==> run a: inputs <==
// CLOCK_TOP
module CLOCK_TOP( 
	   SEG0, SEG1, SEG2, SEG3, SEG4, SEG5, SEG6, SEG7, LED, BUZ_OUT,
	   CLK50M, KEY1, KEY2, KEY3, SW0, SW1, SW2, SW3, SW4, SW5, KNOCK,
	   SENSOR, ROT_A, ROT_B
	   );
clock: 4.62 ns
lec_check: 0
cap_margin: 20
core_aspect_ratio: 0.89
core_margin: 2
core_utilization: 72
cts_cluster_diameter: 28
cts_cluster_size: 15
hold_slack_margin: -0.09
place_density: 0.35
setup_slack_margin: 1.24
slew_margin: 20
run.sh (not shown) runs the stock make flow with config.mk's settings and CLKGATE_MAP_FILE=.
==> inputs of run b, as changes to run a <==
--- a/flow/config.mk
+++ b/flow/config.mk
@@ -8,3 +8,2 @@
 export CAP_MARGIN = 20
-export CORE_ASPECT_RATIO = 0.89
 export CORE_MARGIN = 2
@@ -12,6 +11,4 @@
 export CTS_CLUSTER_DIAMETER = 28
-export CTS_CLUSTER_SIZE = 15
-export HOLD_SLACK_MARGIN = -0.09
-export PLACE_DENSITY = 0.35
-export SETUP_SLACK_MARGIN = 1.24
+export PLACE_DENSITY_LB_ADDON = 0.27
+export SETUP_SLACK_MARGIN = 0.67
 export SLEW_MARGIN = 20
==> flow_summary.yaml <==
# flow metrics
place:
  gp_congestion: 0.870
layout:
  fill_cells: 1060
  final_core_utilization_pct: 88.9
  instances_no_fill: 2674
power:
  p_per_area_nw_per_um2: 369
  p_sw_mw: 2.00
  p_leak_nw: 10.2
  p_sw_share_pct: 23.4
critical_path:
  crit_family: "buffers and inverters"
grt:
  grt_pass1_vias: 18744
timing:
  skew_ns: 0.0302
  relSlewSlack_pct: 21.7
  holdWs_ns: 0.333
floorplanning:
  rows: 59
status:
  status: "timing/DRC/antenna clean"
drt:
  drt-wirelength-per-cell_um: 24.4
# the run above: run b

==> flow_summary.yaml <==
# flow metrics
timing:
  holdWs_ns: 0.358
  relSlewSlack_pct: 28.1
floorplanning:
  rows: 56
drt:
  drt-wirelength-per-cell_um: 21.7
layout:
  final_core_utilization_pct: 90.1
  fill_cells: 1144
place:
  gp_congestion: 0.884
power:
  p_per_area_nw_per_um2: 348
  p_sw_share_pct: 21.2
  p_leak_nw: 10.6
grt:
  grt_pass1_vias: 18511
critical_path:
  crit_family: "flip-flops"
status:
  status: "timing/DRC/antenna clean"
# the run above: run a


---

==> inputs of amber <==
Starting RTL as in the previous note.
Settings: LEC_CHECK=0, ABC_AREA=1, CAP_MARGIN=20, CORE_MARGIN=2, CORE_UTILIZATION=72, CTS_CLUSTER_SIZE=14, GPL_ROUTABILITY_DRIVEN=0, PLACE_DENSITY_LB_ADDON=0.02, SETUP_SLACK_MARGIN=1.15, SLEW_MARGIN=20; clock period 4.62 ns.
==> sierra: changes against amber <==
--- a/flow/config.mk
+++ b/flow/config.mk
@@ -10,7 +10,3 @@
 export CORE_MARGIN = 2
 export CORE_UTILIZATION = 72
-export CTS_CLUSTER_SIZE = 14
-export GPL_ROUTABILITY_DRIVEN = 0
-export PLACE_DENSITY_LB_ADDON = 0.02
-export SETUP_SLACK_MARGIN = 1.15
 export SLEW_MARGIN = 20
==> flow/constraint.sdc (replaced) <==
create_clock -name core_clock -period 30.1 [get_ports {CLK50M}]
set_input_delay 6.0200 -clock core_clock [delete_from_list [all_inputs] [get_ports {CLK50M}]]
set_output_delay 6.0200 -clock core_clock [all_outputs]
set_load 0.01 [all_outputs]
==> impl_metrics.py <==
# Synthesis and PnR figures
metrics = {
    "route": {
        "wirelength_um": 53600,
    },
    "outcome": {
        "status": "timing/DRC/antenna clean",
    },
    "worst_setup_path": {
        "reg2reg_to": "UDIGITCLOCK.UDAY.BCD[6]",
        "cp.arrival_ps": 3900,
    },
    "placement": {
        "dpl.cell_count": 3347,
    },
    "power": {
        "power_density_nw_per_um2": 37.6,
    },
    "global_routing": {
        "grt_pass1_vias": 20100,
    },
    "cells_and_area": {
        "buffer_area_share_pct": 4.20,
    },
}
Source of the figures above: sierra

==> impl_metrics.py <==
# Synthesis and PnR figures
metrics = {
    "outcome": {
        "status": "timing/DRC/antenna clean",
    },
    "worst_setup_path": {
        "reg2reg_to": "UDEBOUNCE_SW1.CNT[0]",
        "timing.critical_path.mode_cell": "buf_4",
    },
    "power": {
        "power_density_nw_per_um2": 231,
        "pg_clk_mw": 2.77,
    },
    "route": {
        "wirelength_um": 56200,
    },
    "cells_and_area": {
        "buffers": 161,
    },
    "global_routing": {
        "grt_pass1_vias": 20200,
    },
    "placement": {
        "dpl.cell_count": 3348,
    },
}
Source of the figures above: amber

Power and IR drop assume default switching activity.
